===== design/flow/design.v =====
module CRC(
input           clk,         
input           rst_n,       
input  [23:0]   Din,         
input           valid,       
input  [15:0]   size,        
output [14:0]   checksum,    
output          done         
);
reg [5:0] shift_count;       
reg [5:0] limit;             
wire [1:0] extra;            
wire [4:0] offset;           
wire finish;                 
reg [15:0] crc;                                    
localparam [15:0] polynomial = 16'b1100010110011001;      
reg CS, NS;
parameter IDLE = 1'b0, FIND = 1'b1;
always @(posedge clk or negedge rst_n)
begin
 if(~rst_n)
  CS <= IDLE;
 else CS <= NS;
end
always @(posedge clk)
begin
 case(CS)
  IDLE:
  begin
   crc <= (valid) ? (Din >> offset) : 16'hffff;             
   shift_count <= 0;
  end
  FIND:
  begin
  if(crc[15] == 1'b0)                                              
  begin                                                            
   if(shift_count < offset)                                        
    crc <= {crc[14:0],Din[offset - (shift_count + 6'd1)]};            
   else crc <= crc << 1;
   shift_count <= shift_count + 6'd1;
  end
  else crc <= crc ^ polynomial;                                    
  end
 endcase
end
always @(*)
begin
 limit = 6'd15 + offset;
 case(CS)
  IDLE:
  begin
   if(valid)
    NS = FIND;
   else NS = IDLE;
  end
  FIND:
  begin
   if(finish)
    NS = IDLE;
   else NS = FIND;
  end
  default: NS = IDLE;
 endcase
end
assign extra = size[2:0] - 3'd2;
assign offset = {extra, 3'b000};
assign finish = ((shift_count == limit) && (crc[15] == 1'b0)) ? 1'b1 : 1'b0;
assign done = (CS == FIND) && finish;
assign checksum = crc[14:0];
endmodule

===== design/flow/run.sh =====
#!/bin/bash
# the make line also repeats each setting of config.mk as NAME=value (left out here)
make -C /OpenROAD-flow-scripts/flow DESIGN_CONFIG=/design/flow/config.mk WORK_HOME=/design/flow/orfs CLKGATE_MAP_FILE= finish

===== design/flow/config.mk =====
export PLATFORM = sky130hd
export DESIGN_NAME = CRC
export DESIGN_NICKNAME = CRC
export VERILOG_FILES = /design/flow/design.v
export SDC_FILE = /design/flow/constraint.sdc
export NUM_CORES = 4
export LEC_CHECK = 0
export ABC_AREA = 1
export CAP_MARGIN = 5
export CORE_MARGIN = 2
export CORE_UTILIZATION = 71
export CTS_CLUSTER_DIAMETER = 352
export CTS_CLUSTER_SIZE = 38
export GPL_TIMING_DRIVEN = 1
export MAX_ROUTING_LAYER = met4
export MIN_ROUTING_LAYER = met1
export PLACE_DENSITY = 0.35
export SETUP_SLACK_MARGIN = 0.63
export SLEW_MARGIN = 40
export TNS_END_PERCENT = 95

===== design/flow/constraint.sdc =====
create_clock -name core_clock -period 2.56 [get_ports {clk}]
set_input_delay 0.5120 -clock core_clock [delete_from_list [all_inputs] [get_ports {clk}]]
set_output_delay 0.5120 -clock core_clock [all_outputs]
set_load 0.01 [all_outputs]

==> impl_metrics.json, run 1 <==
{
  "clock_path_buffers": 2,
  "ys_warn_count": 1,
  "syn_nets": 322,
  "cts.hold.buffers_added": 0,
  "ys.flop_type": "edfxtp_1",
  "place_hpwl_mm": 3.92,
  "htreeDepth": 1,
  "grt.total_usage_pct": 74.5,
  "chipArea_um2": 3070,
  "row_count": 18,
  "status": "did not finish",
  "syn_area_um2": 1880,
  "clock-sinks": 23,
  "error": "[ERROR GRT-0232] Routing congestion too high. Check the congestion heatmap in the GUI.",
  "gr-total-overflow": 44,
  "ys_cells": 274,
  "cts-buffers-inserted": 3,
  "stop_stage": "5_1_grt",
  "yosys_area_um2": 1880,
  "ys_sh_xor_pct": 1.40,
  "area_leaders": "edfxtp_1, nand2_1, a21oi_1",
  "top_logic_kind": "simple AND/OR/NAND/NOR gates",
  "fp_util_pct": 75.2,
  "root_buffer": "clkbuf_4",
  "fp.coreArea_um2": 2500,
  "synth_cell_types": 31,
  "ys_sh_mux_pct": 0,
  "avgSynthCellArea_um2": 6.86,
  "pin_count": 59,
  "synth-async-reset-ratio_pct": 4.35,
  "die_y_um": 55.5,
  "gp_congestion": 0.923,
  "ys_sh_simple_pct": 25.8,
  "edf_count": 14,
  "yosys-top-cells-count": "nand2_1, a21oi_1, o21ai_0",
  "synth_cells": 274,
  "synth-seq-area-share_pct": 32.2,
  "port_buffers": 44,
  "largest_area_cell": "edfxtp_1",
  "ys_sh_aoi_pct": 20.7,
  "dieWidth_um": 55.5,
  "top_cell_area_share_pct": 22.4,
  "placed_cells": 330,
  "synth-adder-area-share_pct": 3.33,
  "top_cell": "nand2_1",
  "ys_ff": 23
}
per-stage QoR:
| stage | area (µm²) | setup slack [ps] | hold WS [ps] | setup TNS [ps] | util [%] |
|---|---|---|---|---|---|
| after CTS | 2410 | 398 | 302 | 0 | 96.4 |
| after detailed placement | 2270 | -366 | 568 | -366 | 91.0 |
| after global placement | 2270 | -346 | 544 | -346 | 91.0 |
| after floorplan | 1910 | 618 | 216 | 0 | - |
timing repair:
| action | 4_1_cts |
|---|---|
| cloned | 0 |
| endpoints found under the setup margin | 3 |
| buffers inserted | 7 |
| resized | 22 |
| pin swaps | 10 |
routing by layer:
layer,overflow,GRT usage (%)
met5,-,-
met2,20,93.2
met1,0,72.9
met4,24,77.4
met3,0,49.2
==> run 2, diff against run 1 <==
ABC_AREA = default   (was 1)
CAP_MARGIN = 20   (was 5)
CELL_PAD_IN_SITES_GLOBAL_PLACEMENT = 1   (was default)
CORE_UTILIZATION = 41   (was 71)
CTS_CLUSTER_DIAMETER = 383   (was 352)
CTS_CLUSTER_SIZE = 98   (was 38)
GPL_ROUTABILITY_DRIVEN = 0   (was default)
GPL_TIMING_DRIVEN = default   (was 1)
HOLD_SLACK_MARGIN = -0.08   (was default)
MAX_ROUTING_LAYER = default   (was met4)
MIN_ROUTING_LAYER = default   (was met1)
PLACE_DENSITY = default   (was 0.35)
PLACE_DENSITY_LB_ADDON = 0.29   (was default)
SETUP_SLACK_MARGIN = default   (was 0.63)
SLEW_MARGIN = 20   (was 40)
TNS_END_PERCENT = 10   (was 95)
clock period = 5.5 ns   (was 2.56 ns; I/O delays follow)
==> run 2 against run 1 <==
The run now finishes clean. Synthesized cell count shrank 30%. Synthesized area decreased by 3.5%. Die area is 62% higher.
==> impl_metrics.json, run 2 <==
{
  "slowest_delay_ps": 620,
  "mi_logic_area_um2": 1010,
  "cts_tree": "built",
  "dieWidth_um": 70.5,
  "chipArea_um2": 4970,
  "ys_sh_mux_pct": 17.3,
  "tightest_slew_ps": 689,
  "routed_wl_mm": 4.69,
  "p_sw_w": 0.000466,
  "crit_family": "buffers and inverters",
  "cts-buffers-inserted": 3,
  "end_kind": "output pin",
  "cp.arrival_ps": 3390,
  "combinationalPower_w": 0.000660,
  "grt_max_degree": 28,
  "p_int_w": 0.000708,
  "synth-adder-area-share_pct": 3.45,
  "ys.flop_type": "edfxtp_1",
  "hold_violations": 0,
  "fill_cells": 416,
  "crit_buf_inv": 4,
  "path_class": "in2out",
  "cp.required_ps": 4400,
  "ys_ff": 23,
  "r2r_cells": 7,
  "ys_sh_aoi_pct": 16.9,
  "crit-reg2reg-launch": "shift_count[2]$_SDFFCE_PN0P_",
  "ant_nets": 0,
  "insertion_delay_ps": 270,
  "reg2reg_to": "crc[0]$_DFF_P_",
  "top_cell_area_share_pct": 23.2,
  "cpMostUsedCell": "clkdlybuf4s50_1",
  "grt.total_usage_pct": 20.0,
  "crit_chain": "clkdlybuf4s50_1 > buf_4 > inv_2 > ha_1 > xor2_1 > nor4_1 > clkdlybuf4s50_1",
  "ys_sh_xor_pct": 3.86,
  "crit_cells": 7,
  "switching_share_pct": 39.7,
  "status": "finished clean",
  "path_max_fanout": 22,
  "cts.hold.buffers_added": 0,
  "first_pass_iters": 4,
  "ys_warn_count": 1,
  "vias_per_cell": 5.69,
  "port_buffers": 44,
  "grt_pass1_vias": 1495,
  "fp.coreArea_um2": 4290,
  "peakVddDrop_uv": 258,
  "cap_violations": 0,
  "htreeDepth": 1,
  "fin_tns_setup_ps": 0,
  "hp-start": "crc[14]$_DFF_P_",
  "vias": 1519,
  "drc": 0,
  "antenna_found_initial": 0,
  "power_frac_clock_pct": 9.4,
  "placed_cells": 263,
  "syn_to_final_growth_pct": 21.8,
  "hp-class": "reg2reg",
  "root_buffer": "clkbuf_8",
  "clock-sinks": 23,
  "ys_sh_simple_pct": 14.4,
  "nets": 264,
  "top_logic_kind": "multiplexers",
  "antenna_cells": 0,
  "p_clk_w": 0.000110,
  "cts_resized": 0,
  "power.static_leakage_nw": 0.835,
  "whs_path_depth": 2,
  "startpoint": "size[1]",
  "cts.clk_slew.worst_paths_ps": 90,
  "place_hpwl_mm": 3.50,
  "min_to": "crc[15]$_DFF_P_",
  "stdcell_count": 267,
  "p_seq_share_pct": 34.4,
  "synth_cell_types": 40,
  "area_leaders": "edfxtp_1, dfxtp_1, mux2i_1",
  "final_max_slew_viol_count": 0,
  "edf_count": 14,
  "rsz0062_at_grt": "no",
  "top_cell": "nand2_1",
  "seq-power_w": 0.000404,
  "synth-seq-area-share_pct": 33.4,
  "warning_count": 40,
  "setup_viol": 0,
  "maxPowerGroup": "combinational cells",
  "maxClockFrequency_mhz": 223,
  "die_y_um": 70.5,
  "fin_crit_sh_pct": 81.7,
  "avgSynthCellArea_um2": 9.39,
  "cp_slowest_cell": "clkdlybuf4s50_1",
  "drtIter0Drc": 129,
  "clock_path_buffers": 2,
  "synth-async-reset-ratio_pct": 4.35,
  "max_slew_margin_pct": 54.0,
  "fp_util_pct": 42.2,
  "ys_cells": 193,
  "syn_nets": 241,
  "yosys-top-cells-count": "nand2_1, buf_4, edfxtp_1, mux2i_1, a21oi_1",
  "powerDensity_nw_per_um2": 532,
  "synth_cells": 193,
  "combinationalPowerShare_pct": 56.2,
  "hold_ws_ps": 479,
  "largest_area_cell": "edfxtp_1",
  "gr-total-overflow": 0,
  "endpoint": "done",
  "regArea_um2": 606,
  "r2r_slack_ps": 2710,
  "row_count": 24,
  "yosys_area_um2": 1810,
  "cts_setup_buffers": 0,
  "worstSetupStartpointType": "input pin",
  "wl_per_cell_um": 17.6,
  "pin_count": 59,
  "fin_crit_ps": 4490,
  "grt_pass1_wl_mm": 7.86,
  "syn_area_um2": 1810,
  "fin_skew_ps": 6.95
}
-- run 2: per-layer routing --
metal	vias to the layer above	share of wire [%]	track usage (%)
met1	732	45	27.6
met3	4	6.5	3.75
met5	-	0	0
li1	737	-	-
met4	0	0.92	3.42
met2	46	48	33.0
-- run 2: layout make-up --
class / count / area share (%)
Multi-Input combinational cell: 137 / 45.9
Inverter: 4 / 0.680
Tap cell: 52 / 2.95
Sequential cell: 23 / 27.4
Timing Repair Buffer: 47 / 21.0
Clock inverter: 1 / 0.227
Clock buffer: 3 / 1.87
-- run 2: metrics by stage --
stage               instance area, µm²  total power [W]  utilization (%)  setup slack, ps
floorplan                         1810         0.000916                -             2090
global placement                  2160          0.00105             50.3             1040
detailed placement                2160          0.00107             50.3             1020
CTS                               2210          0.00118             51.4              998
global route                      2210          0.00127             51.4              855
finish                            2210          0.00117             51.4             1010
==> run 3, diff against run 2 <==
CELL_PAD_IN_SITES_GLOBAL_PLACEMENT = default   (was 1)
CORE_UTILIZATION = 19   (was 41)
CTS_CLUSTER_DIAMETER = 283   (was 383)
CTS_CLUSTER_SIZE = default   (was 98)
GPL_ROUTABILITY_DRIVEN = default   (was 0)
GPL_TIMING_DRIVEN = 1   (was default)
HOLD_SLACK_MARGIN = default   (was -0.08)
PLACE_DENSITY_LB_ADDON = 0.16   (was 0.29)
TNS_END_PERCENT = default   (was 10)
clock period = 3.9 ns   (was 5.5 ns; I/O delays follow)
==> run 3 against run 2 <==
Routed wire length is 19% higher. Cell count grew 29%. Combinational power rose by 41%. Clock-buffer cell count unchanged. Die area rose by 110%. Synthesized area stayed put.
==> impl_metrics.json, run 3 <==
{
  "fin_tns_setup_ps": 0,
  "synth-async-reset-ratio_pct": 4.35,
  "ys_ff": 23,
  "top_cell": "nand2_1",
  "syn_to_final_growth_pct": 27.1,
  "wl_per_cell_um": 16.3,
  "routed_wl_mm": 5.60,
  "root_buffer": "clkbuf_8",
  "ys_sh_aoi_pct": 16.9,
  "path_class": "in2out",
  "cts.hold.buffers_added": 0,
  "worstSetupStartpointType": "input pin",
  "final_max_slew_viol_count": 0,
  "hp-start": "crc[14]$_DFF_P_",
  "cap_violations": 0,
  "p_sw_w": 0.000680,
  "vias": 1488,
  "startpoint": "size[1]",
  "synth-seq-area-share_pct": 33.4,
  "fp.coreArea_um2": 9240,
  "maxClockFrequency_mhz": 281,
  "chipArea_um2": 10300,
  "r2r_cells": 7,
  "drc": 0,
  "crit_cells": 6,
  "total_power_w": 0.00168,
  "edf_count": 14,
  "hold_ws_ps": 500,
  "clock-sinks": 23,
  "whs_path_depth": 2,
  "largest_area_cell": "edfxtp_1",
  "top_cell_area_share_pct": 23.2,
  "yosys-top-cells-count": "nand2_1, buf_4, edfxtp_1, mux2i_1, a21oi_1",
  "p_int_w": 0.000999,
  "grt.total_usage_pct": 11.4,
  "fp_util_pct": 19.6,
  "ys_sh_mux_pct": 17.3,
  "ys_cells": 193,
  "fin_skew_ps": 4.64,
  "ys.flop_type": "edfxtp_1",
  "gr-total-overflow": 0,
  "cts_tree": "built",
  "cp_slowest_cell": "clkdlybuf4s50_1",
  "synth_cell_types": 40,
  "slowest_delay_ps": 620,
  "drtIter0Drc": 59,
  "cts-buffers-inserted": 3,
  "combinationalPowerShare_pct": 55.6,
  "tightest_slew_ps": 708,
  "row_count": 35,
  "switching_share_pct": 40.5,
  "grt_pass1_vias": 1571,
  "p_seq_share_pct": 34.9,
  "path_max_fanout": 6,
  "rsz0062_at_grt": "no",
  "ys_sh_simple_pct": 14.4,
  "syn_nets": 241,
  "seq-power_w": 0.000587,
  "fin_crit_sh_pct": 91.2,
  "cts_setup_buffers": 0,
  "nets": 264,
  "htreeDepth": 1,
  "setup_viol": 0,
  "powerDensity_nw_per_um2": 729,
  "crit_chain": "clkdlybuf4s50_1 > inv_2 > ha_1 > xor2_1 > nor4_1 > clkdlybuf4s50_1",
  "min_to": "crc[15]$_DFF_P_",
  "maxPowerGroup": "combinational cells",
  "pin_count": 59,
  "cts_resized": 0,
  "cp.required_ps": 3120,
  "hold_violations": 0,
  "grt_pass1_wl_mm": 8.88,
  "die_y_um": 102,
  "design_area_um2": 2300,
  "warning_count": 40,
  "crit_buf_inv": 3,
  "clock_path_buffers": 2,
  "insertion_delay_ps": 270,
  "grt_max_degree": 27,
  "hp-class": "reg2reg",
  "cp.arrival_ps": 2780,
  "crit_family": "buffers and inverters",
  "avgSynthCellArea_um2": 9.39,
  "end_kind": "output pin",
  "power_frac_clock_pct": 9.5,
  "ant_nets": 0,
  "max_slew_margin_pct": 52.7,
  "antenna_cells": 0,
  "r2r_slack_ps": 1210,
  "yosys_area_um2": 1810,
  "ys_warn_count": 1,
  "p_clk_w": 0.000159,
  "combinationalPower_w": 0.000933,
  "status": "finished clean",
  "area_leaders": "edfxtp_1, dfxtp_1, mux2i_1",
  "syn_area_um2": 1810,
  "synth_cells": 193,
  "antenna_found_initial": 0,
  "fin_crit_ps": 3560,
  "first_pass_iters": 4,
  "gp_congestion": 0.734,
  "dieWidth_um": 102,
  "peakVddDrop_uv": 154,
  "synth-adder-area-share_pct": 3.45,
  "power.static_leakage_nw": 0.835,
  "place_hpwl_mm": 4.19,
  "cts.clk_slew.worst_paths_ps": 100,
  "post_dp_cell_area_um2": 2260,
  "top_logic_kind": "multiplexers",
  "cpMostUsedCell": "clkdlybuf4s50_1",
  "ys_sh_xor_pct": 3.86,
  "vias_per_cell": 4.33,
  "crit-reg2reg-launch": "shift_count[2]$_SDFFCE_PN0P_",
  "reg2reg_to": "crc[0]$_DFF_P_",
  "endpoint": "done",
  "port_buffers": 44
}
==> run 3: per-layer routing <==
metal  vias to the layer above  global-route usage, %  wire length (µm)
met5                         -                      0                 0
met4                         0                   2.29                24
met3                         2                   2.42               272
met2                        31                   17.4              2470
met1                       716                   16.6              2830
li1                        739                      -                 -
==> run 3: final cells by class <==
| type | instances | area (µm²) |
|---|---|---|
| fill | 994 | 6940 |
| inverter | 4 | 15.0 |
| clock inverter | 1 | 5.00 |
| sequential | 23 | 606 |
| timing repair buffer | 47 | 463 |
| tap | 129 | 161 |
| multi-input combinational | 137 | 1010 |
| clock buffer | 3 | 41.3 |
==> run 3: stage by stage <==
stage	worst slack, ps	instances	utilization [%]
global route	226	344	24.9
detailed placement	290	340	24.4
global placement	322	340	24.4
CTS	281	344	24.9
floorplan	1130	193	-
finish	345	344	24.9
==> run 4, diff against run 3 <==
CORE_MARGIN = 8   (was 2)
CORE_UTILIZATION = 43   (was 19)
CTS_CLUSTER_DIAMETER = 270   (was 283)
CTS_CLUSTER_SIZE = 99   (was default)
GPL_ROUTABILITY_DRIVEN = 0   (was default)
GPL_TIMING_DRIVEN = default   (was 1)
PLACE_DENSITY_LB_ADDON = default   (was 0.16)
TNS_END_PERCENT = 15   (was default)
clock period = 5.5 ns   (was 3.9 ns; I/O delays follow)
==> run 4 against run 3 <==
Clock power down 31%. Flip-flop count unchanged. Still clean. Register-to-register slack improved by 1600 ps. Global-route usage rose by 3.8 points. Core utilization grew 30 points. First-iteration DRC count increased to 2.6 times the previous value. Non-clock buffer count is 1 lower. Hold slack gained 3.3 ps. Largest cell class unchanged. Final area is 4.6% lower. Sequential share of layout area rose by 1.3 points.
==> impl_metrics.json, run 4 <==
{
  "fin_crit_ps": 4470,
  "largest_area_cell": "edfxtp_1",
  "p_seq_share_pct": 35.5,
  "ys_ff": 23,
  "port_buffers": 44,
  "fin_tns_setup_ps": 0,
  "hold_violations": 0,
  "avgSynthCellArea_um2": 9.39,
  "cp.arrival_ps": 3370,
  "fp.coreArea_um2": 4030,
  "max_slew_margin_pct": 48.7,
  "area_leaders": "edfxtp_1, dfxtp_1, mux2i_1",
  "combinationalPowerShare_pct": 55.1,
  "htreeDepth": 1,
  "seq-power_w": 0.000417,
  "rsz0062_at_grt": "no",
  "nets": 263,
  "ys_sh_simple_pct": 14.4,
  "synth_cells": 193,
  "r2r_cells": 7,
  "cts.clk_slew.worst_paths_ps": 80,
  "ant_nets": 0,
  "synth_cell_types": 40,
  "cts-buffers-inserted": 3,
  "ys_sh_aoi_pct": 16.9,
  "row_count": 23,
  "r2r_slack_ps": 2780,
  "final_max_slew_viol_count": 0,
  "edf_count": 14,
  "first_pass_iters": 4,
  "combinationalPower_w": 0.000648,
  "synth-seq-area-share_pct": 33.4,
  "ys_cells": 193,
  "ys_sh_mux_pct": 17.3,
  "crit_cells": 7,
  "path_class": "in2out",
  "cts_resized": 0,
  "powerDensity_nw_per_um2": 534,
  "fin_skew_ps": 4.59,
  "path_max_fanout": 22,
  "fp_util_pct": 45.0,
  "syn_to_final_growth_pct": 21.3,
  "cp_slowest_cell": "clkdlybuf4s50_1",
  "crit_buf_inv": 4,
  "place_hpwl_mm": 3.73,
  "hp-start": "crc[14]$_DFF_P_",
  "cp.required_ps": 4400,
  "p_int_w": 0.000707,
  "antenna_cells": 0,
  "hp-class": "reg2reg",
  "p_clk_w": 0.000110,
  "peakVddDrop_uv": 244,
  "fin_crit_sh_pct": 81.3,
  "antenna_found_initial": 0,
  "crit-reg2reg-launch": "shift_count[2]$_SDFFCE_PN0P_",
  "switching_share_pct": 39.9,
  "vias": 1488,
  "wl_per_cell_um": 18.5,
  "clock_path_buffers": 2,
  "syn_nets": 241,
  "top_cell": "nand2_1",
  "maxPowerGroup": "combinational cells",
  "cts.hold.buffers_added": 0,
  "endpoint": "done",
  "grt_max_degree": 28,
  "insertion_delay_ps": 270,
  "tightest_slew_ps": 770,
  "p_sw_w": 0.000468,
  "maxClockFrequency_mhz": 224,
  "die_y_um": 80.9,
  "ys_warn_count": 1,
  "worstSetupStartpointType": "input pin",
  "clock-sinks": 23,
  "power_frac_clock_pct": 9.4,
  "synth-adder-area-share_pct": 3.45,
  "cts_setup_buffers": 0,
  "yosys_area_um2": 1810,
  "ys.flop_type": "edfxtp_1",
  "reg2reg_to": "crc[0]$_DFF_P_",
  "root_buffer": "clkbuf_8",
  "routed_wl_mm": 4.89,
  "yosys-top-cells-count": "nand2_1, buf_4, edfxtp_1, mux2i_1, a21oi_1",
  "top_logic_kind": "multiplexers",
  "gr-total-overflow": 0,
  "drtIter0Drc": 156,
  "total_power_w": 0.00118,
  "ys_sh_xor_pct": 3.86,
  "warning_count": 40,
  "crit_chain": "clkdlybuf4s50_1 > buf_4 > inv_2 > ha_1 > xor2_1 > nor4_1 > clkdlybuf4s50_1",
  "grt_pass1_vias": 1532,
  "grt.total_usage_pct": 15.2,
  "vias_per_cell": 5.64,
  "grt_pass1_wl_mm": 7.83,
  "cpMostUsedCell": "clkdlybuf4s50_1",
  "startpoint": "size[1]",
  "min_to": "crc[15]$_DFF_P_",
  "end_kind": "output pin",
  "chipArea_um2": 6550,
  "stdcell_count": 264,
  "status": "finished clean",
  "syn_area_um2": 1810,
  "post_dp_cell_area_um2": 2150,
  "dieWidth_um": 80.9,
  "fill_cells": 395,
  "slowest_delay_ps": 630,
  "whs_path_depth": 2,
  "pin_count": 59,
  "design_area_um2": 2200,
  "placed_cells": 260,
  "top_cell_area_share_pct": 23.2,
  "power.static_leakage_nw": 0.831,
  "synth-async-reset-ratio_pct": 4.35,
  "cts_tree": "built",
  "drc": 0,
  "crit_family": "buffers and inverters",
  "setup_viol": 0,
  "cap_violations": 0
}
-- run 4: metal layers --
layer,GRT usage (%),share of wire [%],up-vias
li1,-,-,734
met1,20.7,48,698
met2,23.3,43,52
met3,3.86,8.3,4
met4,4.29,0.82,0
met5,0,0,-
-- run 4: final cells by class --
cell class                 count  area, µm²  share of cell area, %
multi-input combinational    137       1010                   46.1
sequential                    23        606                   27.5
timing repair buffer          46        455                   20.7
tap                           50       62.6                   2.85
clock buffer                   3       41.3                   1.88
inverter                       4       15.0                  0.683
clock inverter                 1       5.00                  0.228
-- run 4: stage by stage --
stage / hold WS [ps] / setup WS, ps / util (%)
floorplan: 450 / 2090 / -
global placement: 480 / 1000 / 53.4
detailed placement: 488 / 1010 / 53.4
CTS: 504 / 1010 / 54.6
global route: 531 / 923 / 54.6
finish: 503 / 1030 / 54.6
==> run 5, diff against run 4 <==
ABC_AREA = 1   (was default)
CORE_MARGIN = 2   (was 8)
CORE_UTILIZATION = 72   (was 43)
CTS_CLUSTER_DIAMETER = 29   (was 270)
CTS_CLUSTER_SIZE = 32   (was 99)
GPL_ROUTABILITY_DRIVEN = default   (was 0)
SETUP_SLACK_MARGIN = 0.31   (was default)
TNS_END_PERCENT = default   (was 15)
clock period = 2.5 ns   (was 5.5 ns; I/O delays follow)
==> run 5 against run 4 <==
The run now fails in 5_1_grt. Synthesized cell count increased by 42%. Synthesized area grew 3.7%. Die area fell by 54%.
==> impl_metrics.json, run 5 <==
{
  "syn_area_um2": 1880,
  "place_hpwl_mm": 4.12,
  "placed_cells": 330,
  "gp_congestion": 0.860,
  "ys.flop_type": "edfxtp_1",
  "edf_count": 14,
  "chipArea_um2": 3030,
  "top_logic_kind": "simple AND/OR/NAND/NOR gates",
  "fp.coreArea_um2": 2480,
  "synth-async-reset-ratio_pct": 4.35,
  "ys_sh_simple_pct": 25.8,
  "synth-adder-area-share_pct": 3.33,
  "area_leaders": "edfxtp_1, nand2_1, a21oi_1",
  "largest_area_cell": "edfxtp_1",
  "avgSynthCellArea_um2": 6.86,
  "syn_nets": 322,
  "port_buffers": 44,
  "ys_sh_xor_pct": 1.40,
  "status": "did not finish",
  "clock-sinks": 23,
  "synth_cells": 274,
  "gr-total-overflow": 19,
  "pin_count": 59,
  "ys_warn_count": 1,
  "htreeDepth": 1,
  "fp_util_pct": 75.9,
  "die_y_um": 55.1,
  "clock_path_buffers": 2,
  "yosys-top-cells-count": "nand2_1, a21oi_1, o21ai_0",
  "error": "[ERROR GRT-0232] Routing congestion too high. Check the congestion heatmap in the GUI.",
  "ys_cells": 274,
  "top_cell": "nand2_1",
  "dieWidth_um": 55.1,
  "cts-buffers-inserted": 3,
  "ys_ff": 23,
  "synth-seq-area-share_pct": 32.2,
  "ys_sh_mux_pct": 0,
  "top_cell_area_share_pct": 22.4,
  "grt.total_usage_pct": 74.2,
  "synth_cell_types": 31,
  "stop_stage": "5_1_grt",
  "cts.hold.buffers_added": 0,
  "root_buffer": "clkbuf_4",
  "yosys_area_um2": 1880,
  "ys_sh_aoi_pct": 20.7,
  "row_count": 18
}
run 5: per-stage QoR:
stage	setup WS (ps)	setup TNS (ps)	instance area (µm²)	utilization, %
2_1_floorplan	417	0	1880	-
3_3_place_gp	-417	-417	2250	90.9
3_5_place_dp	-458	-458	2250	90.9
4_1_cts	212	0	2300	92.8
run 5: metal layers:
layer  GRT overflow  global-route usage [%]
met5              0                       0
met3              1                    55.4
met2             13                    94.8
met4              5                    79.3
met1              0                    72.3
run 5: repair_timing:
item	in CTS
pin swaps	2
setup endpoints to repair	2
buffers inserted	2
resized	10
==> run 6, diff against run 5 <==
ABC_AREA = default   (was 1)
CORE_UTILIZATION = 15   (was 72)
CTS_CLUSTER_DIAMETER = default   (was 29)
CTS_CLUSTER_SIZE = default   (was 32)
SETUP_SLACK_MARGIN = default   (was 0.31)
clock period = 6.03 ns   (was 2.5 ns; I/O delays follow)
==> run 6 against run 5 <==
The run now finishes clean. Die area rose to 4.3 times the previous value. Synthesized area down 3.5%. Synthesized cell count down 30%.
==> impl_metrics.json, run 6 <==
{
  "cts.hold.buffers_added": 0,
  "edf_count": 14,
  "vias_per_cell": 4.29,
  "grt_max_degree": 28,
  "rsz0062_at_grt": "no",
  "dieWidth_um": 114,
  "top_logic_kind": "multiplexers",
  "p_clk_w": 0.000147,
  "startpoint": "size[1]",
  "area_leaders": "edfxtp_1, dfxtp_1, mux2i_1",
  "maxClockFrequency_mhz": 209,
  "largest_area_cell": "edfxtp_1",
  "drtIter0Drc": 135,
  "crit-reg2reg-launch": "shift_count[2]$_SDFFCE_PN0P_",
  "crit_chain": "clkdlybuf4s50_1 > buf_4 > inv_2 > ha_1 > xor2_1 > nor4_1 > clkdlybuf4s50_1",
  "ys.flop_type": "edfxtp_1",
  "warning_count": 40,
  "hp-class": "reg2reg",
  "routed_wl_mm": 5.69,
  "ys_ff": 23,
  "drc": 0,
  "cts_tree": "built",
  "first_pass_iters": 4,
  "top_cell": "nand2_1",
  "p_int_w": 0.000690,
  "port_buffers": 44,
  "ant_nets": 0,
  "ys_warn_count": 1,
  "grt.total_usage_pct": 8.84,
  "peakVddDrop_uv": 136,
  "chipArea_um2": 13000,
  "grt_pass1_vias": 1586,
  "cts_setup_buffers": 0,
  "pin_count": 59,
  "syn_to_final_growth_pct": 29.7,
  "combinationalPowerShare_pct": 53.2,
  "whs_path_depth": 2,
  "cpMostUsedCell": "clkdlybuf4s50_1",
  "avgSynthCellArea_um2": 9.39,
  "ys_sh_mux_pct": 17.3,
  "synth_cells": 193,
  "crit_buf_inv": 4,
  "cp_slowest_cell": "clkdlybuf4s50_1",
  "die_y_um": 114,
  "crit_cells": 7,
  "ys_sh_xor_pct": 3.86,
  "total_power_w": 0.00113,
  "nets": 263,
  "r2r_cells": 7,
  "grt_pass1_wl_mm": 8.84,
  "ys_sh_aoi_pct": 16.9,
  "combinationalPower_w": 0.000603,
  "antenna_found_initial": 0,
  "cts_resized": 0,
  "root_buffer": "clkbuf_16",
  "switching_share_pct": 39.2,
  "wl_per_cell_um": 15.8,
  "slowest_delay_ps": 650,
  "power_frac_clock_pct": 12.9,
  "clock-sinks": 23,
  "crit_family": "buffers and inverters",
  "status": "finished clean",
  "end_kind": "output pin",
  "cts.clk_slew.worst_paths_ps": 60,
  "row_count": 40,
  "fill_cells": 1304,
  "min_to": "crc[15]$_DFF_P_",
  "maxPowerGroup": "combinational cells",
  "syn_area_um2": 1810,
  "gp_congestion": 0.904,
  "reg2reg_to": "crc[0]$_DFF_P_",
  "hold_violations": 0,
  "powerDensity_nw_per_um2": 482,
  "place_hpwl_mm": 4.33,
  "ys_cells": 193,
  "fp_util_pct": 15.2,
  "antenna_cells": 0,
  "fin_tns_setup_ps": 0,
  "synth-adder-area-share_pct": 3.45,
  "clock_path_buffers": 2,
  "path_class": "in2out",
  "fin_skew_ps": 4.41,
  "synth-async-reset-ratio_pct": 4.35,
  "synth_cell_types": 40,
  "r2r_slack_ps": 3370,
  "yosys_area_um2": 1810,
  "ys_sh_simple_pct": 14.4,
  "insertion_delay_ps": 260,
  "synth-seq-area-share_pct": 33.4,
  "top_cell_area_share_pct": 23.2,
  "endpoint": "done",
  "tightest_slew_ps": 802,
  "setup_viol": 0,
  "post_dp_cell_area_um2": 2270,
  "cap_violations": 0,
  "cp.required_ps": 4820,
  "syn_nets": 241,
  "worstSetupStartpointType": "input pin",
  "final_max_slew_viol_count": 0,
  "max_slew_margin_pct": 46.5,
  "path_max_fanout": 22,
  "seq-power_w": 0.000384,
  "hp-start": "crc[14]$_DFF_P_",
  "cts-buffers-inserted": 3,
  "design_area_um2": 2350,
  "vias": 1549,
  "p_sw_w": 0.000444,
  "power.static_leakage_nw": 0.843,
  "cp.arrival_ps": 3580,
  "fin_crit_sh_pct": 79.4,
  "p_seq_share_pct": 33.9,
  "fin_crit_ps": 4790,
  "fp.coreArea_um2": 11900,
  "yosys-top-cells-count": "nand2_1, buf_4, edfxtp_1, mux2i_1, a21oi_1",
  "gr-total-overflow": 0,
  "htreeDepth": 1
}
==> run 6: layout make-up <==
type | count | area (µm²) | area share (%)
Sequential cell | 23 | 606 | 25.7
Inverter | 4 | 15.0 | 0.638
Tap cell | 147 | 184 | 7.82
Timing Repair Buffer | 46 | 455 | 19.4
Multi-Input combinational cell | 137 | 1010 | 43.1
Clock buffer | 4 | 78.8 | 3.35
==> run 6: per-stage QoR <==
stage	setup WS, ps	std cells	util [%]	hold slack, ps
floorplan	2410	193	-	450
global placement	1270	357	19.1	470
detailed placement	1240	357	19.1	471
CTS	1220	361	19.7	485
global route	1130	361	19.7	517
finish	1240	361	19.7	476
==> run 6: routing by layer <==
metal | share of wire (%) | vias to the layer above | track usage (%)
met2 | 45 | 56 | 13.9
met5 | 0 | - | 0
met3 | 9.3 | 4 | 2.60
met1 | 44 | 749 | 11.5
met4 | 1.4 | 0 | 3.17
li1 | - | 740 | -
==> run 7, diff against run 6 <==
ABC_AREA = 1   (was default)
CORE_UTILIZATION = 71   (was 15)
CTS_CLUSTER_DIAMETER = 352   (was default)
CTS_CLUSTER_SIZE = 14   (was default)
GPL_TIMING_DRIVEN = 1   (was default)
MAX_ROUTING_LAYER = met4   (was default)
MIN_ROUTING_LAYER = met1   (was default)
PLACE_DENSITY_LB_ADDON = 0.28   (was default)
SLEW_MARGIN = 40   (was 20)
TNS_END_PERCENT = 95   (was default)
clock period = 2.49 ns   (was 6.03 ns; I/O delays follow)
==> run 7 against run 6 <==
Die area down 76%. Synthesized area up 3.7%. The run now fails in 3_3_place_gp. Synthesized cell count up 42%.
==> impl_metrics.json, run 7 <==
{
  "syn_area_um2": 1880,
  "ys.flop_type": "edfxtp_1",
  "synth-async-reset-ratio_pct": 4.35,
  "fp.coreArea_um2": 2500,
  "status": "did not finish",
  "ys_cells": 274,
  "ys_sh_xor_pct": 1.40,
  "ys_warn_count": 1,
  "pin_count": 59,
  "largest_area_cell": "edfxtp_1",
  "ys_sh_aoi_pct": 20.7,
  "synth-adder-area-share_pct": 3.33,
  "synth_cells": 274,
  "top_logic_kind": "simple AND/OR/NAND/NOR gates",
  "area_leaders": "edfxtp_1, nand2_1, a21oi_1",
  "syn_nets": 322,
  "dieWidth_um": 55.5,
  "ys_sh_simple_pct": 25.8,
  "fp_util_pct": 75.2,
  "die_y_um": 55.5,
  "edf_count": 14,
  "avgSynthCellArea_um2": 6.86,
  "yosys-top-cells-count": "nand2_1, a21oi_1, o21ai_0",
  "stop_stage": "3_3_place_gp",
  "synth_cell_types": 31,
  "ys_sh_mux_pct": 0,
  "ys_ff": 23,
  "top_cell": "nand2_1",
  "top_cell_area_share_pct": 22.4,
  "synth-seq-area-share_pct": 32.2,
  "yosys_area_um2": 1880,
  "row_count": 18,
  "error": "[ERROR FLW-0024] Place density exceeds 1.0 (current PLACE_DENSITY_LB_ADDON =  0.28). Please check if the value of  PLACE_DENSITY_LB_ADDON is between 0 and 0.99.",
  "chipArea_um2": 3070
}
==> run 8, diff against run 7 <==
ABC_AREA = default   (was 1)
CORE_MARGIN = 7   (was 2)
CORE_UTILIZATION = 35   (was 71)
CTS_CLUSTER_DIAMETER = 383   (was 352)
CTS_CLUSTER_SIZE = 98   (was 14)
GPL_ROUTABILITY_DRIVEN = 0   (was default)
GPL_TIMING_DRIVEN = default   (was 1)
HOLD_SLACK_MARGIN = -0.08   (was default)
MAX_ROUTING_LAYER = default   (was met4)
MIN_ROUTING_LAYER = met2   (was met1)
PLACE_DENSITY = 0.35   (was default)
PLACE_DENSITY_LB_ADDON = default   (was 0.28)
SLEW_MARGIN = 20   (was 40)
TNS_END_PERCENT = 10   (was 95)
clock period = 5.5 ns   (was 2.49 ns; I/O delays follow)
==> run 8 against run 7 <==
Synthesized area decreased by 3.5%. Die area is 140% higher. The run now finishes clean. Synthesized cell count shrank 30%.
==> impl_metrics.json, run 8 <==
{
  "status": "finished clean",
  "placed_cells": 280,
  "yosys_area_um2": 1810,
  "antenna_found_initial": 0,
  "p_clk_w": 0.000112,
  "top_cell": "nand2_1",
  "seq-power_w": 0.000417,
  "worstSetupStartpointType": "input pin",
  "cts.hold.buffers_added": 0,
  "vias": 2033,
  "power.static_leakage_nw": 0.831,
  "grt.total_usage_pct": 22.0,
  "yosys-top-cells-count": "nand2_1, buf_4, edfxtp_1, mux2i_1, a21oi_1",
  "tightest_slew_ps": 828,
  "max_slew_margin_pct": 44.8,
  "path_max_fanout": 22,
  "largest_area_cell": "edfxtp_1",
  "crit_cells": 7,
  "fin_crit_sh_pct": 81.7,
  "maxClockFrequency_mhz": 223,
  "stdcell_count": 284,
  "cp_slowest_cell": "clkdlybuf4s50_1",
  "fp.coreArea_um2": 5040,
  "r2r_cells": 7,
  "top_cell_area_share_pct": 23.2,
  "first_pass_iters": 5,
  "wl_per_cell_um": 18.6,
  "post-route-util_pct": 44.1,
  "hold_violations": 0,
  "drtIter0Drc": 303,
  "r2r_slack_ps": 2690,
  "pin_count": 59,
  "edf_count": 14,
  "hp-start": "crc[14]$_DFF_P_",
  "grt_pass1_vias": 2266,
  "warning_count": 42,
  "cp.arrival_ps": 3390,
  "post_dp_cell_area_um2": 2180,
  "power_frac_clock_pct": 9.4,
  "crit_chain": "clkdlybuf4s50_1 > buf_4 > inv_2 > ha_1 > xor2_1 > nor4_1 > clkdlybuf4s50_1",
  "grt_pass1_wl_mm": 8.20,
  "antenna_cells": 0,
  "fin_tns_setup_ps": 0,
  "cts-buffers-inserted": 3,
  "hp-class": "reg2reg",
  "syn_area_um2": 1810,
  "dieWidth_um": 86.0,
  "root_buffer": "clkbuf_8",
  "switching_share_pct": 40.8,
  "whs_path_depth": 2,
  "fp_util_pct": 36.0,
  "combinationalPower_w": 0.000666,
  "area_leaders": "edfxtp_1, dfxtp_1, mux2i_1",
  "clock_path_buffers": 2,
  "design_area_um2": 2220,
  "hold_ws_ps": 479,
  "avgSynthCellArea_um2": 9.39,
  "routed_wl_mm": 5.29,
  "cap_violations": 0,
  "setup_viol": 0,
  "crit_family": "buffers and inverters",
  "reg2reg_to": "crc[0]$_DFF_P_",
  "maxPowerGroup": "combinational cells",
  "fin_skew_ps": 3.94,
  "peakVddDrop_uv": 277,
  "startpoint": "size[1]",
  "combinationalPowerShare_pct": 55.7,
  "slowest_delay_ps": 620,
  "die_y_um": 86.0,
  "ant_nets": 0,
  "syn_to_final_growth_pct": 22.6,
  "powerDensity_nw_per_um2": 538,
  "clock-sinks": 23,
  "synth_cell_types": 40,
  "synth-adder-area-share_pct": 3.45,
  "rsz0062_at_grt": "no",
  "ys_cells": 193,
  "port_buffers": 44,
  "ys_ff": 23,
  "p_seq_share_pct": 34.9,
  "cpMostUsedCell": "clkdlybuf4s50_1",
  "grt_max_degree": 28,
  "place_hpwl_mm": 3.97,
  "cts_tree": "built",
  "ys_sh_xor_pct": 3.86,
  "crit_buf_inv": 4,
  "drc": 0,
  "ys_sh_mux_pct": 17.3,
  "ys_sh_simple_pct": 14.4,
  "syn_nets": 241,
  "ys_warn_count": 1,
  "p_int_w": 0.000707,
  "chipArea_um2": 7390,
  "htreeDepth": 1,
  "min_to": "crc[15]$_DFF_P_",
  "path_class": "in2out",
  "end_kind": "output pin",
  "insertion_delay_ps": 270,
  "top_logic_kind": "multiplexers",
  "cp.required_ps": 4400,
  "crit-reg2reg-launch": "shift_count[2]$_SDFFCE_PN0P_",
  "synth-seq-area-share_pct": 33.4,
  "cts_setup_buffers": 0,
  "cts.clk_slew.worst_paths_ps": 90,
  "synth-async-reset-ratio_pct": 4.35,
  "ys_sh_aoi_pct": 16.9,
  "p_sw_w": 0.000488,
  "nets": 263,
  "final_max_slew_viol_count": 0,
  "vias_per_cell": 7.16,
  "endpoint": "done",
  "row_count": 26,
  "synth_cells": 193,
  "gr-total-overflow": 0,
  "ys.flop_type": "edfxtp_1",
  "fin_crit_ps": 4490,
  "cts_resized": 0
}
## run 8: per-layer routing
metal | share of wire [%] | global-route usage [%] | up-vias
li1 | - | - | 730
met1 | 0 | - | 738
met2 | 56 | 26.6 | 538
met3 | 42 | 31.2 | 27
met4 | 2.3 | 1.39 | 0
met5 | 0 | 0.752 | -
## run 8: per-stage QoR
stage | setup slack, ps | power (W)
floorplan | 2090 | 0.000916
global placement | 1050 | 0.00108
detailed placement | 1020 | 0.00109
CTS | 1010 | 0.00120
global route | 813 | 0.00131
finish | 1010 | 0.00120
## run 8: final cells by class
cell class | instances | area, µm²
multi-input cells | 137 | 1010
clock inverters | 1 | 5.00
flip-flops and latches | 23 | 606
repair buffers | 46 | 455
well taps | 70 | 87.6
fillers | 504 | 2820
clock buffers | 3 | 41.3
inverters | 4 | 15.0
==> run 9, diff against run 8 <==
ABC_AREA = 1   (was default)
CELL_PAD_IN_SITES_DETAIL_PLACEMENT = 2   (was default)
CELL_PAD_IN_SITES_GLOBAL_PLACEMENT = 1   (was default)
CORE_ASPECT_RATIO = 0.59   (was default)
CORE_UTILIZATION = 27   (was 35)
CTS_CLUSTER_DIAMETER = 294   (was 383)
CTS_CLUSTER_SIZE = 38   (was 98)
GPL_ROUTABILITY_DRIVEN = default   (was 0)
GPL_TIMING_DRIVEN = 0   (was default)
HOLD_SLACK_MARGIN = default   (was -0.08)
MAX_ROUTING_LAYER = met4   (was default)
PLACE_DENSITY = default   (was 0.35)
PLACE_DENSITY_LB_ADDON = 0.21   (was default)
SETUP_SLACK_MARGIN = 0.19   (was default)
SLEW_MARGIN = 40   (was 20)
TNS_END_PERCENT = 80   (was 10)
clock period = 3.76 ns   (was 5.5 ns; I/O delays follow)
==> run 9 against run 8 <==
Synthesized area up 3.7%. Critical path depth up 1. Routed wire length up 48%. Clock-buffer cell count up 1. Clock power up 130%. Combinational power up 130%. Register-to-register slack worse by 1400 ps. Critical endpoint unchanged. Highest routed layer unchanged.
==> impl_metrics.json, run 9 <==
{
  "synth-adder-area-share_pct": 3.33,
  "combinationalPower_w": 0.00153,
  "p_clk_w": 0.000260,
  "clock_path_buffers": 2,
  "area_leaders": "edfxtp_1, nand2_1, a21oi_1",
  "largest_area_cell": "edfxtp_1",
  "ys_warn_count": 1,
  "ys_sh_mux_pct": 0,
  "seq-power_w": 0.000585,
  "power.static_leakage_nw": 1.10,
  "hp-start": "crc[3]$_DFF_P_",
  "fin_skew_ps": 4.91,
  "ys_sh_xor_pct": 1.40,
  "peakVddDrop_uv": 334,
  "hold_ws_ps": 580,
  "ys_cells": 274,
  "syn_to_final_growth_pct": 33.8,
  "synth-async-reset-ratio_pct": 4.35,
  "grt_pass1_vias": 3288,
  "top_cell_area_share_pct": 22.4,
  "cts.clk_slew.worst_paths_ps": 80,
  "vias_per_cell": 6.90,
  "wl_per_cell_um": 19.2,
  "ys.flop_type": "edfxtp_1",
  "maxClockFrequency_mhz": 288,
  "startpoint": "size[1]",
  "whs_path_depth": 2,
  "antenna_cells": 0,
  "first_pass_iters": 5,
  "path_class": "in2out",
  "crit_family": "buffers and inverters",
  "die_y_um": 78.1,
  "fin_crit_sh_pct": 92.4,
  "reg2reg_to": "crc[0]$_DFF_P_",
  "powerDensity_nw_per_um2": 945,
  "rsz0062_at_grt": "no",
  "mi_logic_area_um2": 972,
  "cts_setup_buffers": 0,
  "routed_wl_mm": 7.83,
  "ys_sh_simple_pct": 25.8,
  "top_cell": "nand2_1",
  "wl_met1_um": 0,
  "grt_max_degree": 17,
  "hp-class": "reg2reg",
  "cp.arrival_ps": 2720,
  "nets": 370,
  "wl_met3_mm": 4.01,
  "switching_share_pct": 48.5,
  "slowest_delay_ps": 540,
  "synth_cells": 274,
  "cap_violations": 0,
  "placed_cells": 405,
  "drtIter0Drc": 332,
  "setup_viol": 0,
  "edf_count": 14,
  "top_logic_kind": "simple AND/OR/NAND/NOR gates",
  "synth-seq-area-share_pct": 32.2,
  "status": "finished clean",
  "stdcell_count": 408,
  "regArea_um2": 606,
  "power_frac_clock_pct": 10.9,
  "htreeDepth": 1,
  "yosys-top-cells-count": "nand2_1, a21oi_1, o21ai_0",
  "crit-reg2reg-launch": "shift_count[0]$_SDFFCE_PN0P_",
  "ant_nets": 0,
  "r2r_slack_ps": 1310,
  "fp_util_pct": 27.8,
  "cts_tree": "built",
  "fp.coreArea_um2": 6760,
  "min_to": "crc[4]$_DFF_P_",
  "grt.total_usage_pct": 26.1,
  "tightest_slew_ps": 759,
  "worstSetupStartpointType": "input pin",
  "wl_met2_mm": 3.54,
  "p_sw_w": 0.00115,
  "root_buffer": "clkbuf_16",
  "drc": 0,
  "insertion_delay_ps": 270,
  "top_layer": "met4",
  "ys_ff": 23,
  "crit_buf_inv": 4,
  "avgSynthCellArea_um2": 6.86,
  "cp.required_ps": 3010,
  "gp_congestion": 0.828,
  "vias": 2816,
  "endpoint": "done",
  "fill_cells": 804,
  "crit_cells": 8,
  "syn_nets": 322,
  "warning_count": 40,
  "path_max_fanout": 16,
  "chipArea_um2": 9570,
  "final_max_slew_viol_count": 0,
  "synth_cell_types": 31,
  "crit_chain": "clkdlybuf4s15_1 > inv_4 > ha_1 > inv_1 > nor2_1 > nor4_2 > and2_1 > clkdlybuf4s50_1",
  "syn_area_um2": 1880,
  "ys_sh_aoi_pct": 20.7,
  "cts-buffers-inserted": 3,
  "antenna_found_initial": 0,
  "maxPowerGroup": "combinational cells",
  "yosys_area_um2": 1880,
  "clock-sinks": 23,
  "row_count": 23,
  "fin_crit_ps": 3470,
  "end_kind": "output pin",
  "combinationalPowerShare_pct": 64.4,
  "r2r_cells": 15,
  "p_int_w": 0.00122,
  "hold_violations": 0,
  "port_buffers": 44,
  "p_seq_share_pct": 24.6,
  "gr-total-overflow": 0,
  "grt_pass1_wl_mm": 12.0,
  "place_hpwl_mm": 5.98,
  "pin_count": 59,
  "max_slew_margin_pct": 49.4,
  "cp_slowest_cell": "clkdlybuf4s50_1",
  "dieWidth_um": 123
}
[run 9: final cells by class]
class,instances,area share (%)
clock buffer,4,3.14
inverter,34,5.57
buffer,26,6.72
sequential,23,24.1
tap,87,4.33
timing repair buffer,44,17.5
multi-input combinational,190,38.7
[run 9: timing repair]
| action | in CTS | in global routing |
|---|---|---|
| gates cloned | 0 | 0 |
| gates resized | 4 | 1 |
| hold buffers | 0 | 0 |
| pin swaps | 0 | 0 |
| endpoints found under the setup margin | 1 | 1 |
[run 9: metrics by stage]
step | utilization, % | setup slack, ps | cell area (µm²) | setup TNS [ps] | total power (W)
2_1_floorplan | - | 1050 | 1880 | 0 | 0.00152
3_3_place_gp | 35.9 | -392 | 2430 | -392 | 0.00200
3_5_place_dp | 35.9 | -425 | 2430 | -425 | 0.00206
4_1_cts | 37.1 | 326 | 2510 | 0 | 0.00232
5_1_grt | 37.2 | 190 | 2510 | 0 | 0.00256
6_report | 37.2 | 285 | 2510 | 0 | 0.00238
[run 9: routing by layer]
| layer | vias up | track usage [%] |
|---|---|---|
| met5 | - | - |
| met2 | 795 | 24.9 |
| met1 | 989 | - |
| met4 | 0 | 3.13 |
| li1 | 988 | - |
| met3 | 44 | 41.9 |
==> run 10, diff against run 9 <==
ABC_AREA = default   (was 1)
CELL_PAD_IN_SITES_DETAIL_PLACEMENT = default   (was 2)
CELL_PAD_IN_SITES_GLOBAL_PLACEMENT = default   (was 1)
CORE_ASPECT_RATIO = default   (was 0.59)
CORE_MARGIN = 2   (was 7)
CORE_UTILIZATION = 40   (was 27)
CTS_CLUSTER_DIAMETER = default   (was 294)
CTS_CLUSTER_SIZE = default   (was 38)
GPL_TIMING_DRIVEN = default   (was 0)
MAX_ROUTING_LAYER = default   (was met4)
MIN_ROUTING_LAYER = default   (was met2)
PLACE_DENSITY_LB_ADDON = default   (was 0.21)
SETUP_SLACK_MARGIN = default   (was 0.19)
SLEW_MARGIN = 20   (was 40)
TNS_END_PERCENT = default   (was 80)
clock period = 2.99 ns   (was 3.76 ns; I/O delays follow)
==> run 10 against run 9 <==
Sequential power up 17%. Clock skew up 2.1 ps. Clock power down 24%. Register-to-register slack worse by 640 ps. Synthesized cell count down 30%. Still clean on timing, DRC and antenna. Combinational power down about 10%. Non-clock buffer count down 17. First-iteration DRC count down 56%. Final area down 10%. Routed wire length down 40%. Hold slack worse by 120 ps. Power down 7.0%.
==> impl_metrics.json, run 10 <==
{
  "ys_warn_count": 1,
  "place_ws_ps": -119,
  "yosys_area_um2": 1810,
  "vias": 1521,
  "grt.total_usage_pct": 19.0,
  "cp.arrival_ps": 2290,
  "top_logic_kind": "multiplexers",
  "drc": 0,
  "seq-power_w": 0.000683,
  "syn_area_um2": 1810,
  "crit_family": "buffers and inverters",
  "fp_util_pct": 41.6,
  "cts_tree": "built",
  "port_buffers": 44,
  "cts.hold.buffers_added": 0,
  "nets": 270,
  "maxPowerGroup": "combinational cells",
  "grt_max_degree": 27,
  "antenna_cells": 0,
  "wl_per_cell_um": 17.1,
  "fp.coreArea_um2": 4350,
  "antenna_found_initial": 0,
  "synth-async-reset-ratio_pct": 4.35,
  "pin_count": 59,
  "row_count": 24,
  "crit_chain": "clkdlybuf4s50_1 > inv_2 > ha_1 > xor2_1 > nor4_1 > buf_4 > dlygate4sd2_1",
  "ys_sh_mux_pct": 17.3,
  "gp_congestion": 0.850,
  "fin_skew_ps": 7.04,
  "cap_violations": 0,
  "clock_path_buffers": 2,
  "cp_slowest_cell": "clkdlybuf4s50_1",
  "first_pass_iters": 4,
  "yosys-top-cells-count": "nand2_1, buf_4, edfxtp_1, mux2i_1, a21oi_1",
  "path_max_fanout": 2,
  "fin_crit_sh_pct": 96.5,
  "drtIter0Drc": 145,
  "clock-sinks": 23,
  "power_frac_clock_pct": 8.9,
  "hold_violations": 0,
  "startpoint": "size[1]",
  "switching_share_pct": 39.2,
  "combinationalPower_w": 0.00133,
  "max_slew_margin_pct": 56.3,
  "p_clk_w": 0.000197,
  "post-route-util_pct": 51.7,
  "setup_viol": 0,
  "chipArea_um2": 5090,
  "grt_pass1_vias": 1465,
  "stdcell_count": 273,
  "crit_buf_inv": 4,
  "area_leaders": "edfxtp_1, dfxtp_1, mux2i_1",
  "root_buffer": "clkbuf_8",
  "ys_sh_aoi_pct": 16.9,
  "synth_cells": 193,
  "routed_wl_mm": 4.68,
  "ant_nets": 0,
  "rsz0062_at_grt": "no",
  "ys.flop_type": "edfxtp_1",
  "maxClockFrequency_mhz": 347,
  "reg2reg_to": "crc[0]$_DFF_P_",
  "grt_pass1_wl_mm": 7.53,
  "tightest_slew_ps": 654,
  "ys_ff": 23,
  "synth-adder-area-share_pct": 3.45,
  "end_kind": "output pin",
  "p_seq_share_pct": 30.9,
  "place_hpwl_mm": 3.57,
  "avgSynthCellArea_um2": 9.39,
  "syn_nets": 241,
  "path_class": "in2out",
  "ys_sh_xor_pct": 3.86,
  "slowest_delay_ps": 510,
  "worstSetupStartpointType": "input pin",
  "status": "finished clean",
  "peakVddDrop_uv": 368,
  "hp-class": "in2async",
  "p_sw_w": 0.000868,
  "powerDensity_nw_per_um2": 982,
  "crit_cells": 7,
  "ys_sh_simple_pct": 14.4,
  "syn_to_final_growth_pct": 24.2,
  "gr-total-overflow": 0,
  "dieWidth_um": 71.3,
  "fin_tns_setup_ps": 0,
  "placed_cells": 269,
  "endpoint": "done",
  "combinationalPowerShare_pct": 60.2,
  "largest_area_cell": "edfxtp_1",
  "cts.clk_slew.worst_paths_ps": 90,
  "edf_count": 14,
  "r2r_slack_ps": 670,
  "top_cell_area_share_pct": 23.2,
  "top_cell": "nand2_1",
  "insertion_delay_ps": 270,
  "cp.required_ps": 2390,
  "power.static_leakage_nw": 0.867,
  "htreeDepth": 1,
  "synth_cell_types": 40,
  "p_int_w": 0.00134,
  "die_y_um": 71.3,
  "fin_crit_ps": 2890,
  "warning_count": 40,
  "final_max_slew_viol_count": 0,
  "ys_cells": 193,
  "synth-seq-area-share_pct": 33.4,
  "fin_ws_ps": 105,
  "vias_per_cell": 5.57,
  "crit-reg2reg-launch": "shift_count[0]$_SDFFCE_PN0P_",
  "cts-buffers-inserted": 3,
  "r2r_cells": 6
}
## run 10: stage by stage
stage                     area [µm²]  total power (W)  hold slack [ps]
final                           2250          0.00221              464
after global routing            2250          0.00239              459
after CTS                       2250          0.00223              462
after detailed placement        2210          0.00202              504
after global placement          2210          0.00199              497
after floorplan                 1810          0.00169              302
## run 10: metal layers
metal | wire [µm] | track usage, %
met5 | 0 | 0
met4 | 44 | 5.87
met1 | 2230 | 28.1
met3 | 308 | 2.39
met2 | 2090 | 29.0
## run 10: area by class of cell
class,count,area [µm²]
multi-input cells,137,1010
repair buffers,53,507
fillers,410,2100
flip-flops and latches,23,606
inverters,4,15.0
clock buffers,4,45.0
well taps,52,65.1
## run 10: what timing repair did
action / CTS / global route
setup buffers: 0 / 0
gates resized: 1 / 0
setup endpoints to repair: 1 / 0
==> run 11, diff against run 10 <==
ABC_AREA = 0   (was default)
CELL_PAD_IN_SITES_GLOBAL_PLACEMENT = 2   (was default)
CORE_MARGIN = 7   (was 2)
CORE_UTILIZATION = 42   (was 40)
CTS_CLUSTER_SIZE = 35   (was default)
GPL_ROUTABILITY_DRIVEN = 0   (was default)
MAX_ROUTING_LAYER = met4   (was default)
MIN_ROUTING_LAYER = met2   (was default)
PLACE_DENSITY_LB_ADDON = 0.2   (was default)
SETUP_SLACK_MARGIN = 0.96   (was default)
SLEW_MARGIN = 0   (was 20)
clock period = 5.5 ns   (was 2.99 ns; I/O delays follow)
==> run 11 against run 10 <==
Cell count is 3.3% lower. Clock power is 42% lower. Critical path type unchanged. Synthesized area stayed put. Clock-buffer cell count is 1 lower. Still clean on timing, DRC and antenna. Power is 45% lower.
==> impl_metrics.json, run 11 <==
{
  "slowest_delay_ps": 620,
  "cts-buffers-inserted": 3,
  "synth_cells": 193,
  "area_leaders": "edfxtp_1, dfxtp_1, mux2i_1",
  "final_max_slew_viol_count": 0,
  "syn_area_um2": 1810,
  "grt_pass1_wl_mm": 7.91,
  "fin_ws_ps": 1120,
  "ant_nets": 0,
  "place_hpwl_mm": 3.69,
  "nets": 263,
  "p_int_w": 0.000709,
  "fp.coreArea_um2": 4090,
  "edf_count": 14,
  "htreeDepth": 1,
  "vias": 2087,
  "ys_warn_count": 1,
  "worstSetupStartpointType": "input pin",
  "placed_cells": 260,
  "antenna_found_initial": 0,
  "ys.flop_type": "edfxtp_1",
  "stdcell_count": 264,
  "chipArea_um2": 6350,
  "top_logic_kind": "multiplexers",
  "die_y_um": 79.7,
  "cap_violations": 0,
  "top_cell_area_share_pct": 23.2,
  "dieWidth_um": 79.7,
  "top_cell": "nand2_1",
  "fin_skew_ps": 5.19,
  "seq-power_w": 0.000424,
  "r2r_slack_ps": 2600,
  "synth-adder-area-share_pct": 3.45,
  "path_max_fanout": 22,
  "ys_ff": 23,
  "yosys-top-cells-count": "nand2_1, buf_4, edfxtp_1, mux2i_1, a21oi_1",
  "clock-sinks": 23,
  "combinationalPowerShare_pct": 55.6,
  "port_buffers": 44,
  "powerDensity_nw_per_um2": 549,
  "insertion_delay_ps": 280,
  "grt.total_usage_pct": 25.5,
  "reg2reg_to": "crc[0]$_DFF_P_",
  "grt_pass1_vias": 2280,
  "ys_cells": 193,
  "ys_sh_simple_pct": 14.4,
  "pin_count": 59,
  "grt_max_degree": 28,
  "cp.arrival_ps": 3280,
  "avgSynthCellArea_um2": 9.39,
  "crit_buf_inv": 4,
  "syn_to_final_growth_pct": 21.8,
  "synth-seq-area-share_pct": 33.4,
  "p_clk_w": 0.000114,
  "hp-start": "crc[14]$_DFF_P_",
  "cts_tree": "built",
  "combinationalPower_w": 0.000674,
  "p_seq_share_pct": 35.0,
  "hold_violations": 0,
  "fin_crit_ps": 4380,
  "synth_cell_types": 40,
  "hp-class": "reg2reg",
  "vias_per_cell": 7.91,
  "drtIter0Drc": 296,
  "max_slew_margin_pct": 40.7,
  "end_kind": "output pin",
  "cpMostUsedCell": "clkdlybuf4s50_1",
  "warning_count": 40,
  "rsz0062_at_grt": "no",
  "setup_viol": 0,
  "whs_path_depth": 2,
  "ys_sh_mux_pct": 17.3,
  "syn_nets": 241,
  "yosys_area_um2": 1810,
  "place_ws_ps": 1010,
  "path_class": "in2out",
  "fin_crit_sh_pct": 79.6,
  "fin_tns_setup_ps": 0,
  "p_sw_w": 0.000503,
  "synth-async-reset-ratio_pct": 4.35,
  "crit_cells": 7,
  "startpoint": "size[1]",
  "cts.clk_slew.worst_paths_ps": 90,
  "first_pass_iters": 6,
  "row_count": 23,
  "ys_sh_xor_pct": 3.86,
  "switching_share_pct": 41.5,
  "wl_per_cell_um": 19.5,
  "crit_family": "buffers and inverters",
  "gr-total-overflow": 0,
  "root_buffer": "clkbuf_8",
  "cp_slowest_cell": "clkdlybuf4s50_1",
  "crit_chain": "clkdlybuf4s50_1 > buf_6 > inv_2 > ha_1 > xor2_1 > nor4_2 > clkdlybuf4s50_1",
  "fp_util_pct": 44.4,
  "crit-reg2reg-launch": "shift_count[2]$_SDFFCE_PN0P_",
  "cp.required_ps": 4400,
  "maxPowerGroup": "combinational cells",
  "fill_cells": 401,
  "endpoint": "done",
  "maxClockFrequency_mhz": 228,
  "drc": 0,
  "status": "finished clean",
  "cts_setup_buffers": 0,
  "largest_area_cell": "edfxtp_1",
  "ys_sh_aoi_pct": 16.9,
  "antenna_cells": 0,
  "peakVddDrop_uv": 251,
  "min_to": "crc[15]$_DFF_P_",
  "power_frac_clock_pct": 9.4,
  "power.static_leakage_nw": 0.832,
  "tightest_slew_ps": 890,
  "routed_wl_mm": 5.16,
  "r2r_cells": 7,
  "clock_path_buffers": 2
}
==> run 11: metrics by stage <==
stage,utilization (%),area (µm²),hold slack [ps],total power [W]
CTS,53.8,2200,487,0.00119
global placement,52.7,2150,478,0.00106
finish,54.0,2210,490,0.00121
detailed placement,52.7,2150,471,0.00107
global route,54.0,2210,512,0.00130
floorplan,-,1810,450,0.000916
==> run 11: final cells by class <==
type                            count  area, µm²  area share [%]
Tap cell                           50       62.6            2.83
Sequential cell                    23        606            27.4
Timing Repair Buffer               46        459            20.8
Inverter                            4       15.0           0.680
Multi-Input combinational cell    137       1020            46.2
Clock buffer                        3       41.3            1.87
Clock inverter                      1       5.00           0.227
==> run 11: layer usage <==
layer	vias up	wire [µm]	global-route usage [%]	share of wire, %
li1	730	-	-	-
met1	737	0	-	0
met2	560	2570	27.7	50
met3	60	2310	35.9	45
met4	0	282	4.01	5.5
met5	-	0	-	0
==> run 11: timing repair <==
action	CTS	global route
endpoints found under the setup margin	0	1
hold buffers	0	0
resized	0	2
==> run 12, diff against run 11 <==
ABC_AREA = default   (was 0)
CAP_MARGIN = 0   (was 20)
CELL_PAD_IN_SITES_GLOBAL_PLACEMENT = default   (was 2)
CORE_ASPECT_RATIO = 0.5   (was default)
CORE_MARGIN = 8   (was 7)
CORE_UTILIZATION = 65   (was 42)
CTS_CLUSTER_DIAMETER = 270   (was default)
CTS_CLUSTER_SIZE = 99   (was 35)
GPL_ROUTABILITY_DRIVEN = default   (was 0)
MAX_ROUTING_LAYER = default   (was met4)
MIN_ROUTING_LAYER = default   (was met2)
PLACE_DENSITY = 0.95   (was default)
PLACE_DENSITY_LB_ADDON = default   (was 0.2)
SETUP_SLACK_MARGIN = default   (was 0.96)
SLEW_MARGIN = 20   (was 0)
TNS_END_PERCENT = 15   (was default)
==> run 12 against run 11 <==
Still clean on timing, DRC and antenna. Hold slack improved by 35 ps. Via count decreased by 25%. Clock skew shrank 0.77 ps. Global-route usage down 4.5 points. Setup slack worse by 200 ps. Synthesized area stayed put. Sequential power barely moved. First-iteration DRC count down 28%. Combinational power is 1% lower. Cell count decreased by 4.9%. Clock power barely moved.
==> impl_metrics.json, run 12 <==
{
  "end_kind": "output pin",
  "crit-reg2reg-launch": "shift_count[2]$_SDFFCE_PN0P_",
  "fin_tns_setup_ps": 0,
  "p_int_w": 0.000708,
  "edf_count": 14,
  "cts_resized": 0,
  "root_buffer": "clkbuf_8",
  "combinationalPower_w": 0.000664,
  "top_logic_kind": "multiplexers",
  "setup_viol": 0,
  "seq-power_w": 0.000421,
  "clock_path_buffers": 2,
  "routed_wl_mm": 5.09,
  "avgSynthCellArea_um2": 9.39,
  "max_slew_margin_pct": 45.8,
  "fin_skew_ps": 4.41,
  "largest_area_cell": "edfxtp_1",
  "tightest_slew_ps": 812,
  "ant_nets": 0,
  "die_y_um": 53.3,
  "min_to": "crc[15]$_DFF_P_",
  "yosys-top-cells-count": "nand2_1, buf_4, edfxtp_1, mux2i_1, a21oi_1",
  "ys_sh_mux_pct": 17.3,
  "p_clk_w": 0.000112,
  "clock-sinks": 23,
  "top_cell_area_share_pct": 23.2,
  "hold_violations": 0,
  "cts_setup_buffers": 0,
  "drtIter0Drc": 214,
  "synth_cell_types": 40,
  "p_seq_share_pct": 35.2,
  "cp.arrival_ps": 3480,
  "synth-seq-area-share_pct": 33.4,
  "post-route-util_pct": 83.4,
  "placed_cells": 247,
  "path_max_fanout": 22,
  "fp.coreArea_um2": 2620,
  "r2r_slack_ps": 2800,
  "antenna_found_initial": 0,
  "grt.total_usage_pct": 21.0,
  "synth-adder-area-share_pct": 3.45,
  "peakVddDrop_uv": 366,
  "crit_buf_inv": 4,
  "stdcell_count": 251,
  "cp.required_ps": 4400,
  "nets": 263,
  "port_buffers": 44,
  "syn_area_um2": 1810,
  "warning_count": 40,
  "vias_per_cell": 6.25,
  "crit_chain": "clkdlybuf4s50_1 > buf_4 > inv_2 > ha_1 > xor2_1 > nor4_1 > clkdlybuf4s50_1",
  "area_leaders": "edfxtp_1, dfxtp_1, mux2i_1",
  "cp_slowest_cell": "clkdlybuf4s50_1",
  "slowest_delay_ps": 630,
  "syn_nets": 241,
  "worstSetupStartpointType": "input pin",
  "maxPowerGroup": "combinational cells",
  "ys_sh_xor_pct": 3.86,
  "grt_pass1_wl_mm": 7.96,
  "hp-start": "crc[14]$_DFF_P_",
  "rsz0062_at_grt": "no",
  "yosys_area_um2": 1810,
  "gr-total-overflow": 0,
  "cts-buffers-inserted": 3,
  "insertion_delay_ps": 270,
  "row_count": 13,
  "switching_share_pct": 40.8,
  "hp-class": "reg2reg",
  "fin_crit_sh_pct": 83.3,
  "drc": 0,
  "crit_family": "buffers and inverters",
  "power_frac_clock_pct": 9.3,
  "htreeDepth": 1,
  "cap_violations": 0,
  "ys_ff": 23,
  "ys_sh_simple_pct": 14.4,
  "first_pass_iters": 4,
  "fin_crit_ps": 4580,
  "pin_count": 59,
  "cts.hold.buffers_added": 0,
  "gp_congestion": 0.942,
  "ys_sh_aoi_pct": 16.9,
  "fp_util_pct": 69.2,
  "top_cell": "nand2_1",
  "chipArea_um2": 4840,
  "place_hpwl_mm": 3.78,
  "grt_pass1_vias": 1571,
  "startpoint": "size[1]",
  "synth-async-reset-ratio_pct": 4.35,
  "power.static_leakage_nw": 0.827,
  "endpoint": "done",
  "reg2reg_to": "crc[0]$_DFF_P_",
  "vias": 1570,
  "combinationalPowerShare_pct": 55.5,
  "status": "finished clean",
  "r2r_cells": 7,
  "p_sw_w": 0.000488,
  "place_ws_ps": 1010,
  "cpMostUsedCell": "clkdlybuf4s50_1",
  "cts.clk_slew.worst_paths_ps": 90,
  "final_max_slew_viol_count": 0,
  "grt_max_degree": 28,
  "whs_path_depth": 2,
  "ys_cells": 193,
  "ys.flop_type": "edfxtp_1",
  "path_class": "in2out",
  "syn_to_final_growth_pct": 20.5,
  "antenna_cells": 0,
  "powerDensity_nw_per_um2": 548,
  "crit_cells": 7,
  "cts_tree": "built",
  "total_power_w": 0.00120,
  "wl_per_cell_um": 20.3,
  "dieWidth_um": 90.7,
  "synth_cells": 193,
  "fin_ws_ps": 921,
  "ys_warn_count": 1,
  "maxClockFrequency_mhz": 218
}
## run 12: area by class of cell
type	count	area [µm²]
Multi-Input combinational cell	137	1010
Sequential cell	23	606
Timing Repair Buffer	46	455
Fill cell	168	434
Tap cell	37	46.3
Clock buffer	3	41.3
Inverter	4	15.0
Clock inverter	1	7.51
## run 12: per-stage QoR
| step | cell area (µm²) | hold slack, ps |
|---|---|---|
| after floorplan | 1810 | 450 |
| after global placement | 2140 | 469 |
| after detailed placement | 2140 | 496 |
| after CTS | 2180 | 513 |
| after global routing | 2180 | 546 |
| final | 2180 | 525 |
## run 12: metal layers
metal / vias to the layer above / track usage, % / wire, µm
met5: - / 0 / 0
met4: 0 / 5.72 / 72
met1: 745 / 25.7 / 2130
li1: 737 / - / -
met2: 76 / 36.3 / 2510
met3: 12 / 5.77 / 377
Power figures rest on the tool's default switching activity, not on a simulated workload.
